==> inputs of violet <==
## archon_top
module archon_top (
    input wire clk,
    input wire reset,  
    input wire [15:0] external_entropy_in,  
    input wire [7:0] analog_entropy_raw,    
    input wire [1:0] ml_predicted_action,  
    input wire ml_risk_flag_top,           
    input wire manual_lock_top,            
    input wire analog_lock_override,
    input wire analog_flush_override,
    input wire quantum_override_signal,  
    input wire [1:0] mission_profile,          
    input wire override_authentication_valid,  
    input wire [7:0] entropy_threshold_fsm,    
    output wire [3:0] cpu_debug_pc,
    output wire [15:0] cpu_debug_instr,
    output wire cpu_debug_stall,
    output wire cpu_debug_flush,
    output wire cpu_debug_lock,
    output wire [7:0] cpu_debug_fsm_entropy_log,
    output wire [2:0] cpu_debug_fsm_instr_type_log,
    output wire cpu_debug_hazard_flag,
    output wire [1:0] cpu_debug_fsm_state,
    output wire cpu_debug_shock_detected,
    output wire [1:0] cpu_debug_classified_entropy,
    output wire system_enable_fire_pulse  
);
export LEC_CHECK = 0
export ABC_AREA = 1
export CAP_MARGIN = 20
export CELL_PAD_IN_SITES_DETAIL_PLACEMENT = 0
export CORE_MARGIN = 2
export CORE_UTILIZATION = 32
export CTS_CLUSTER_DIAMETER = 146
export GPL_TIMING_DRIVEN = 0
export HOLD_SLACK_MARGIN = -0.01
export SLEW_MARGIN = 20
export TNS_END_PERCENT = 80
create_clock -name core_clock -period 20.0 [get_ports {clk}]
run.sh (not shown) runs the stock make flow with config.mk's settings and CLKGATE_MAP_FILE=.
==> inputs of tundra, as changes to violet <==
==> flow/config.mk (replaced) <==
export PLATFORM = sky130hd
export DESIGN_NAME = archon_top
export DESIGN_NICKNAME = archon_top
export VERILOG_FILES = /design/flow/design.v
export SDC_FILE = /design/flow/constraint.sdc
export NUM_CORES = 4
export LEC_CHECK = 0
export CAP_MARGIN = 20
export CELL_PAD_IN_SITES_DETAIL_PLACEMENT = 1
export CORE_MARGIN = 2
export CORE_UTILIZATION = 26
export GPL_TIMING_DRIVEN = 0
export PLACE_DENSITY_LB_ADDON = 0.16
export SLEW_MARGIN = 20
==> flow/constraint.sdc (replaced) <==
create_clock -name core_clock -period 13.7 [get_ports {clk}]
set_input_delay 2.7400 -clock core_clock [delete_from_list [all_inputs] [get_ports {clk}]]
set_output_delay 2.7400 -clock core_clock [all_outputs]
set_load 0.01 [all_outputs]
==> summary of the runs <==
- violet finished with timing, DRC and antenna clean. tundra passed the timing, DRC and antenna checks.
- Between tundra and violet, the lower synthesized area is in violet (gap 6.4%, measured against violet).
- Between tundra and violet, the lower utilization is in tundra (gap 6.3 points).
- Of violet and tundra, violet has the higher worst setup slack (gap 1.7 ns).
- Flip-flop count is the same in tundra and violet.
- Of tundra and violet, tundra has the higher non-clock buffer count (gap 71).
- In hold slack, violet and tundra hardly differ.
- Against tundra, the final cell count of violet is higher by about 0.28%.
- Between violet and tundra, the lower sequential share of layout area is in tundra (gap 2.4 points).

========
==> run R: inputs <==
Starting RTL as in the previous note.
==> flow/config.mk <==
export PLATFORM = sky130hd
export DESIGN_NAME = archon_top
export DESIGN_NICKNAME = archon_top
export VERILOG_FILES = /design/flow/design.v
export SDC_FILE = /design/flow/constraint.sdc
export NUM_CORES = 4
export LEC_CHECK = 0
export ABC_AREA = 1
export CAP_MARGIN = 20
export CELL_PAD_IN_SITES_DETAIL_PLACEMENT = 2
export CORE_MARGIN = 5
export CORE_UTILIZATION = 21
export CTS_CLUSTER_SIZE = 88
export MAX_ROUTING_LAYER = met5
export PLACE_DENSITY = 0.46
export SLEW_MARGIN = 15
export TNS_END_PERCENT = 70
==> flow/constraint.sdc <==
create_clock -name core_clock -period 11.3 [get_ports {clk}]
set_input_delay 2.2600 -clock core_clock [delete_from_list [all_inputs] [get_ports {clk}]]
set_output_delay 2.2600 -clock core_clock [all_outputs]
set_load 0.01 [all_outputs]
==> inputs of run D, as changes to run R <==
- CELL_PAD_IN_SITES_DETAIL_PLACEMENT: 2 -> 0
- CORE_MARGIN: 5 -> 2
- CORE_UTILIZATION: 21 -> 40
- CTS_CLUSTER_DIAMETER: unset -> 146
- CTS_CLUSTER_SIZE: 88 -> unset
- GPL_TIMING_DRIVEN: unset -> 0
- MAX_ROUTING_LAYER: met5 -> unset
- PLACE_DENSITY: 0.46 -> unset
- SLEW_MARGIN: 15 -> 20
- TNS_END_PERCENT: 70 -> unset
==> flow/constraint.sdc (replaced) <==
create_clock -name core_clock -period 20.0 [get_ports {clk}]
set_input_delay 4.0000 -clock core_clock [delete_from_list [all_inputs] [get_ports {clk}]]
set_output_delay 4.0000 -clock core_clock [all_outputs]
set_load 0.01 [all_outputs]
==> inputs of run Z, as changes to run R <==
- ABC_AREA: 1 -> unset
- CELL_PAD_IN_SITES_DETAIL_PLACEMENT: 2 -> unset
- CORE_MARGIN: 5 -> 2
- CORE_UTILIZATION: 21 -> 44
- CTS_CLUSTER_SIZE: 88 -> unset
- MAX_ROUTING_LAYER: met5 -> unset
- PLACE_DENSITY: 0.46 -> unset
- SLEW_MARGIN: 15 -> 20
- TNS_END_PERCENT: 70 -> unset
==> flow/constraint.sdc (replaced) <==
create_clock -name core_clock -period 6.73 [get_ports {clk}]
set_input_delay 1.3460 -clock core_clock [delete_from_list [all_inputs] [get_ports {clk}]]
set_output_delay 1.3460 -clock core_clock [all_outputs]
set_load 0.01 [all_outputs]
==> results.txt <==
Physical design

The post-synthesis mux area share stands at 0.192%. The highest net fanout along the worst path stands at 6. Per the detail_route report, the via count comes to 22400.

The run finished with no timing, DRC or antenna violations. The achievable clock frequency stands at 0.0903 GHz. After detailed routing, the met2 layer carries 43.3 mm of wire. The flow inserted 1637 tap cells. The total negative slack stands at 0 ns. The growth of design area from synthesis to finish stands at 20.7%.

The number of warnings in the stage logs stands at 79.
The numbers above come from run R.

==> results.txt <==
Physical design

The run finished, with violations left. The layout checks failed on setup timing. After layout, the worst setup slack is -2.55 ns.

The achievable clock frequency stands at 0.108 GHz. The final route contains 21600 vias. The number of failing setup endpoints in the final timing report stands at 3.
The numbers above come from run Z.

==> results.txt <==
Physical design

The run finished with no timing, DRC or antenna violations. The total negative slack stands at 0 ns. For this block, the via count after detailed routing is 21100. From synthesis to final layout, the design area changed by 13.2%.

The tap cell instance count stands at 855. The number of warnings in the stage logs stands at 80. The highest net fanout along the worst path stands at 10.

Per the timing report, the achievable frequency comes out to 0.0557 GHz. The met2 wirelength from detailed routing stands at 31.4 mm.
The numbers above come from run D.


========
==> branch delta: inputs <==
Starting RTL as in the previous note.
Settings: LEC_CHECK=0, ABC_AREA=1, CAP_MARGIN=20, CORE_MARGIN=2, CORE_UTILIZATION=72, CTS_CLUSTER_DIAMETER=224, CTS_CLUSTER_SIZE=15, GPL_ROUTABILITY_DRIVEN=0, MAX_ROUTING_LAYER=met4, PLACE_DENSITY_LB_ADDON=0.06, SETUP_SLACK_MARGIN=0.88, SLEW_MARGIN=20; clock period 9.88 ns.
==> branch harbor (differences from branch delta) <==
ABC_AREA = not set   (was 1)
CORE_UTILIZATION = 52   (was 72)
CTS_CLUSTER_DIAMETER = not set   (was 224)
CTS_CLUSTER_SIZE = not set   (was 15)
GPL_ROUTABILITY_DRIVEN = not set   (was 0)
MAX_ROUTING_LAYER = not set   (was met4)
PLACE_DENSITY_LB_ADDON = not set   (was 0.06)
SETUP_SLACK_MARGIN = not set   (was 0.88)
==> results.txt <==
The synthesis and place-and-route flow finished, so here is a summary.

The run finished, with violations left. The report lists the violated layout checks as negative setup slack. The transition time at the pin with the least slew margin came out at 1.10 ns. The share of the cycle needed by the critical path after routing is 1.10. The floorplan die height came out at 235 um.

The count of mapped cells out of synthesis is 2799. Measured against the total synthesized area, the mux share comes to 0.111. The average footprint of a synthesized cell is 9.89 um^2. The net count entering floorplan came out at 3192. The count of endpoints failing setup in the final report is 1. Timing would allow up to 92.2 MHz. Setup slack on the critical path of the routed design comes to -0.968 ns.

The non-clock buffer total of the final layout came out at 176. The H-tree depth is 2. The area of the core is 52600 um^2.
(the above is from branch harbor)
==> results.txt <==
The synthesis and place-and-route flow finished, so here is a summary.

The run finished, with violations left. The report lists the violated layout checks as negative setup slack. The upper clock frequency limit came out at 94.6 MHz. The floorplan step defined a core boundary enclosing 35600 um^2. Non-clock buffers in the final layout number 171. The synthesized instance count is 3155. The layout filler cell count came out at 2291. In the post-route analysis, the smallest setup slack over all paths is -0.691 ns. The H-tree depth is 1.

The area fraction of the largest cell type after synthesis is 0.344. The share of the cycle needed by the critical path after routing came out at 1.07. The net count entering floorplan is 3548. The number of sinks on the clock net came out at 366. For this run, the final setup violation count is recorded as 3.
(the above is from branch delta)

========
==> inputs of sierra <==
archon_top again, from the RTL that the note above started with.
## archon_top
module archon_top (
    input wire clk,
    input wire reset,  
    input wire [15:0] external_entropy_in,  
    input wire [7:0] analog_entropy_raw,    
    input wire [1:0] ml_predicted_action,  
    input wire ml_risk_flag_top,           
    input wire manual_lock_top,            
    input wire analog_lock_override,
    input wire analog_flush_override,
    input wire quantum_override_signal,  
    input wire [1:0] mission_profile,          
    input wire override_authentication_valid,  
    input wire [7:0] entropy_threshold_fsm,    
    output wire [3:0] cpu_debug_pc,
    output wire [15:0] cpu_debug_instr,
    output wire cpu_debug_stall,
    output wire cpu_debug_flush,
    output wire cpu_debug_lock,
    output wire [7:0] cpu_debug_fsm_entropy_log,
    output wire [2:0] cpu_debug_fsm_instr_type_log,
    output wire cpu_debug_hazard_flag,
    output wire [1:0] cpu_debug_fsm_state,
    output wire cpu_debug_shock_detected,
    output wire [1:0] cpu_debug_classified_entropy,
    output wire system_enable_fire_pulse  
);
export LEC_CHECK = 0
export CAP_MARGIN = 20
export CORE_MARGIN = 2
export CORE_UTILIZATION = 40
export CTS_CLUSTER_SIZE = 92
export SETUP_SLACK_MARGIN = -0.2
export SLEW_MARGIN = 20
create_clock -name core_clock -period 6.73 [get_ports {clk}]
==> inputs of juniper, as changes to sierra <==
==> flow/config.mk (replaced) <==
export PLATFORM = sky130hd
export DESIGN_NAME = archon_top
export DESIGN_NICKNAME = archon_top
export VERILOG_FILES = /design/flow/design.v
export SDC_FILE = /design/flow/constraint.sdc
export NUM_CORES = 4
export LEC_CHECK = 0
export ABC_AREA = 1
export CAP_MARGIN = 15
export CORE_MARGIN = 2
export CORE_UTILIZATION = 72
export CTS_CLUSTER_SIZE = 100
export SLEW_MARGIN = 20
==> flow/constraint.sdc (replaced) <==
create_clock -name core_clock -period 9.88 [get_ports {clk}]
set_input_delay 1.9760 -clock core_clock [delete_from_list [all_inputs] [get_ports {clk}]]
set_output_delay 1.9760 -clock core_clock [all_outputs]
set_load 0.01 [all_outputs]
==> changes_impl.md <==
### Changed

- Non-clk bufs: 287
- Post-route setup slack: -2800 ps
- DRT Wirelength: 73000 um
- Top layer reached by signal wires: met4
- Yosys stat cell total: 2799
- Syn_area_per_cell: a little under 10 um2
- Setup-failing EPs final: 3
- Outcome: failed layout checks
- SO Viols: negative setup slack
- CTS Buf Count: 44
[end of results for sierra]
==> changes_impl.md <==
### Changed

- Top layer reached by signal wires: met5
- DRT Pass-1 Iters: 6
- SO Viols: negative setup slack
- CTS Buf Count: 39
- Setup-failing EPs final: 1
- Seq area share: ~31%
- Post-route setup slack: -525 ps
- Post-synth cell types: 63
- Count leader, synth: nand2_1
- Yosys stat cell total: 3155
- Syn_area_per_cell: between 8 and 9 um2
- Outcome: failed layout checks
- Non-clk bufs: 154
[end of results for juniper]
